==> flow/design.v <==
`timescale 1ns / 1ps
module main(
    input clk,rst,start,
    input [3:0]ip,
    output reg [59:0]ans,
    output reg finish
    );
    parameter [6:0]addr_max=100;
    reg [59:0]max,adder;
    reg [3:0]bram[addr_max-1:0];
    reg [6:0]addr,index,index_max;
    reg [3:0]state;
    always @(posedge clk)
    begin
        if(rst)
        begin
            addr<=0;ans<=0;max<=0;
            index<=0;index_max<=addr_max-12;
            state<=0;
            finish<=1;
        end
        else 
        begin
            case(state)
            0:
            begin
                addr<=0;ans<=adder;max<=0;
                index<=0;index_max<=addr_max-12;
                if(start)
                begin
                    finish<=0;
                    state<=1;
                end
                else finish<=1;
            end
            1:
            begin
                if(addr>=addr_max)
                begin
                    state<=2;
                    addr<=0;
                end
                else 
                begin
                    bram[addr]<=ip;
                    addr<=addr+1;
                end
            end
            2:
            begin
                if(addr<=index_max) 
                begin
                    if(bram[addr]>max[3:0])
                    begin
                        index<=addr;    
                        max[3:0]<=bram[addr];
                    end
                    addr<=addr+1;
                end
                else
                begin
                    addr<=index+1;
                    if(index_max>=99)state<=0;
                    else 
                    begin
                        index_max<=index_max+1;       
                        max<=max<<4;
                    end
                end
            end
            endcase        
        end   
    end
    reg [15:0]c;
    wire [15:0]cin={c[15:1],1'b0};
    genvar i;
    generate 
        for(i=1;i<16;i=i+1)
        begin:bcd_adder
            always @(*)
            begin
                if(rst) 
                begin
                    adder[4*i-1:4*(i-1)]=0;
                    c[i]=0;
                end
                else if(cin[i-1]+max[4*i-1:4*(i-1)]+ans[4*i-1:4*(i-1)]>9)
                begin
                    adder[4*i-1:4*(i-1)]=cin[i-1]+ans[4*i-1:4*(i-1)]+max[4*i-1:4*(i-1)]-10;
                    c[i]=1;
                end
                else
                begin
                    adder[4*i-1:4*(i-1)]=cin[i-1]+ans[4*i-1:4*(i-1)]+max[4*i-1:4*(i-1)];
                    c[i]=0;
                end
            end
        end
    endgenerate
endmodule
export LEC_CHECK = 0
export ABC_AREA = 1
export CAP_MARGIN = 20
export CORE_MARGIN = 2
export CORE_UTILIZATION = 70
export CTS_CLUSTER_SIZE = 16
export SLEW_MARGIN = 20
create_clock -name core_clock -period 13.5 [get_ports {clk}]
run.sh (not shown) runs the stock make flow with config.mk's settings and CLKGATE_MAP_FILE=.
The starting point produced a layout that fails on setup timing.
Then changed:
- CAP_MARGIN: 20 -> 40
- CORE_ASPECT_RATIO: default -> 1.41
- CORE_UTILIZATION: 70 -> 72
- CTS_CLUSTER_DIAMETER: default -> 388
- CTS_CLUSTER_SIZE: 16 -> 17
- HOLD_SLACK_MARGIN: default -> 0.29
- PLACE_DENSITY_LB_ADDON: default -> 0.13
- SETUP_SLACK_MARGIN: default -> 3.58
- SLEW_MARGIN: 20 -> 10
=> The new run reached the layout checks and failed them: setup timing; final area shrinks by 1.8%; power shrinks by 12%; via count grows by about 1.1%; utilization grows by 1.0 points; synthesized cell count does not change; routed wire length hardly moves; clock power shrinks by 29%; worst setup slack loses 0.030 ns; register-to-register slack loses 0.04 ns; maximum frequency stays flat.
Then changed:
- ABC_AREA: 1 -> default
- CAP_MARGIN: 40 -> 20
- CORE_ASPECT_RATIO: 1.41 -> default
- CORE_UTILIZATION: 72 -> 58
- CTS_CLUSTER_DIAMETER: 388 -> default
- CTS_CLUSTER_SIZE: 17 -> 14
- HOLD_SLACK_MARGIN: 0.29 -> default
- PLACE_DENSITY_LB_ADDON: 0.13 -> default
- SETUP_SLACK_MARGIN: 3.58 -> 2.23
- SLEW_MARGIN: 10 -> 20
- TNS_END_PERCENT: default -> 5
- clock period: 13.5 -> 17.5 ns (I/O delays scaled with it)
Outcome: The new run produced a layout that fails on setup timing; wire length fell by 13%; non-clock buffer count fell by 37; global-route usage fell by 8.2 points; worst hold slack stays flat; area after synthesis fell by 2.8%; count of clock-buffer cells in the layout rose by 17; worst setup slack improved by 2.0 ns; register-to-register slack improved by 2.6 ns; critical path depth fell by 1; sequential power fell by 22%.

========
Setup of v40:
RTL: the design.v shown in full above, as it stands there.
==> flow/config.mk <==
export PLATFORM = sky130hd
export DESIGN_NAME = main
export DESIGN_NICKNAME = main
export VERILOG_FILES = /design/flow/design.v
export SDC_FILE = /design/flow/constraint.sdc
export NUM_CORES = 4
export LEC_CHECK = 0
export CAP_MARGIN = 20
export CORE_MARGIN = 2
export CORE_UTILIZATION = 70
export CTS_CLUSTER_SIZE = 22
export PLACE_DENSITY_LB_ADDON = 0.0
export SETUP_SLACK_MARGIN = 3.89
export SLEW_MARGIN = 20
==> flow/constraint.sdc <==
create_clock -name core_clock -period 13.6 [get_ports {clk}]
set_input_delay 2.7200 -clock core_clock [delete_from_list [all_inputs] [get_ports {clk}]]
set_output_delay 2.7200 -clock core_clock [all_outputs]
set_load 0.01 [all_outputs]
The flow completed for v40, but it is not clean: the layout still shows setup timing.
Changes in v37 relative to v40:
- removing CTS_CLUSTER_SIZE (formerly 22)
- setting CELL_PAD_IN_SITES_DETAIL_PLACEMENT to 0 for the first time
- changing CORE_UTILIZATION from 70 to 67
- changing CORE_MARGIN from 2 to 9
- changing CAP_MARGIN from 20 to 10
- setting CORE_ASPECT_RATIO to 1.29 for the first time
- setting MAX_ROUTING_LAYER to met4 for the first time
- setting CTS_CLUSTER_DIAMETER to 326 for the first time
- changing SETUP_SLACK_MARGIN from 3.89 to 5.0
- changing PLACE_DENSITY_LB_ADDON from 0.0 to 0.06
- changing the clock period (ns, I/O delays scaled along) from 13.6 to 28.3
Notes after the runs:
- v37 completed end to end with timing, DRC and antenna clean.
- Non-clock buffer count, v37 and v40: larger value in v40
- Going from v40 to v37, clock buffer count went up 5; clock group power went down by about 60%; global-route usage went down by 8.4 points.
- Compared to v40, v37 has total routed wirelength 5800 um lower.
- v40 → v37: clock share of power has decreased; flip-flop and latch share of the layout cell area increased by 2.5 points relative to the old numbers.
- The power per cell area in v37 is 0.48 times that in v40.
- Summary of the comparison: final total power is lower in v37, relative to v40.
- Relative to v40, via count decreased by about 6.5% in v37.
Setup changes, v37 to v58
- changing CORE_UTILIZATION from 67 to 72
- removing MAX_ROUTING_LAYER (formerly met4)
- changing SETUP_SLACK_MARGIN from 5.0 to -0.92
- setting CTS_CLUSTER_SIZE to 16 for the first time
- removing CELL_PAD_IN_SITES_DETAIL_PLACEMENT (formerly 0)
- removing CORE_ASPECT_RATIO (formerly 1.29)
- changing CTS_CLUSTER_DIAMETER from 326 to 388
- changing CORE_MARGIN from 9 to 2
- changing CAP_MARGIN from 10 to 40
- setting ABC_AREA to 1 for the first time
- changing the clock period (ns, I/O delays scaled along) from 28.3 to 13.5
Findings:
- v58: complete, dirty (setup timing)
- Share of the core filled with cells in the final layout was higher in v58 than in v37.
- Going from v37 to v58, the proportion of power drawn by combinational gates was found to have gone up by 3.3 points.
- Note that the routed wire length recorded for v37 amounts to 0.909 times the value seen in v58.
- Delta(number of setup violations in the final report, v58 - v37) > 0
- v58 vs. v37: global-route wire length before repair went up by 9.0%.
- Going from v37 to v58, share of cell area taken by muxes after synthesis lower, maximum single-stage delay on the critical path went up.
Power and IR drop assume default switching activity.
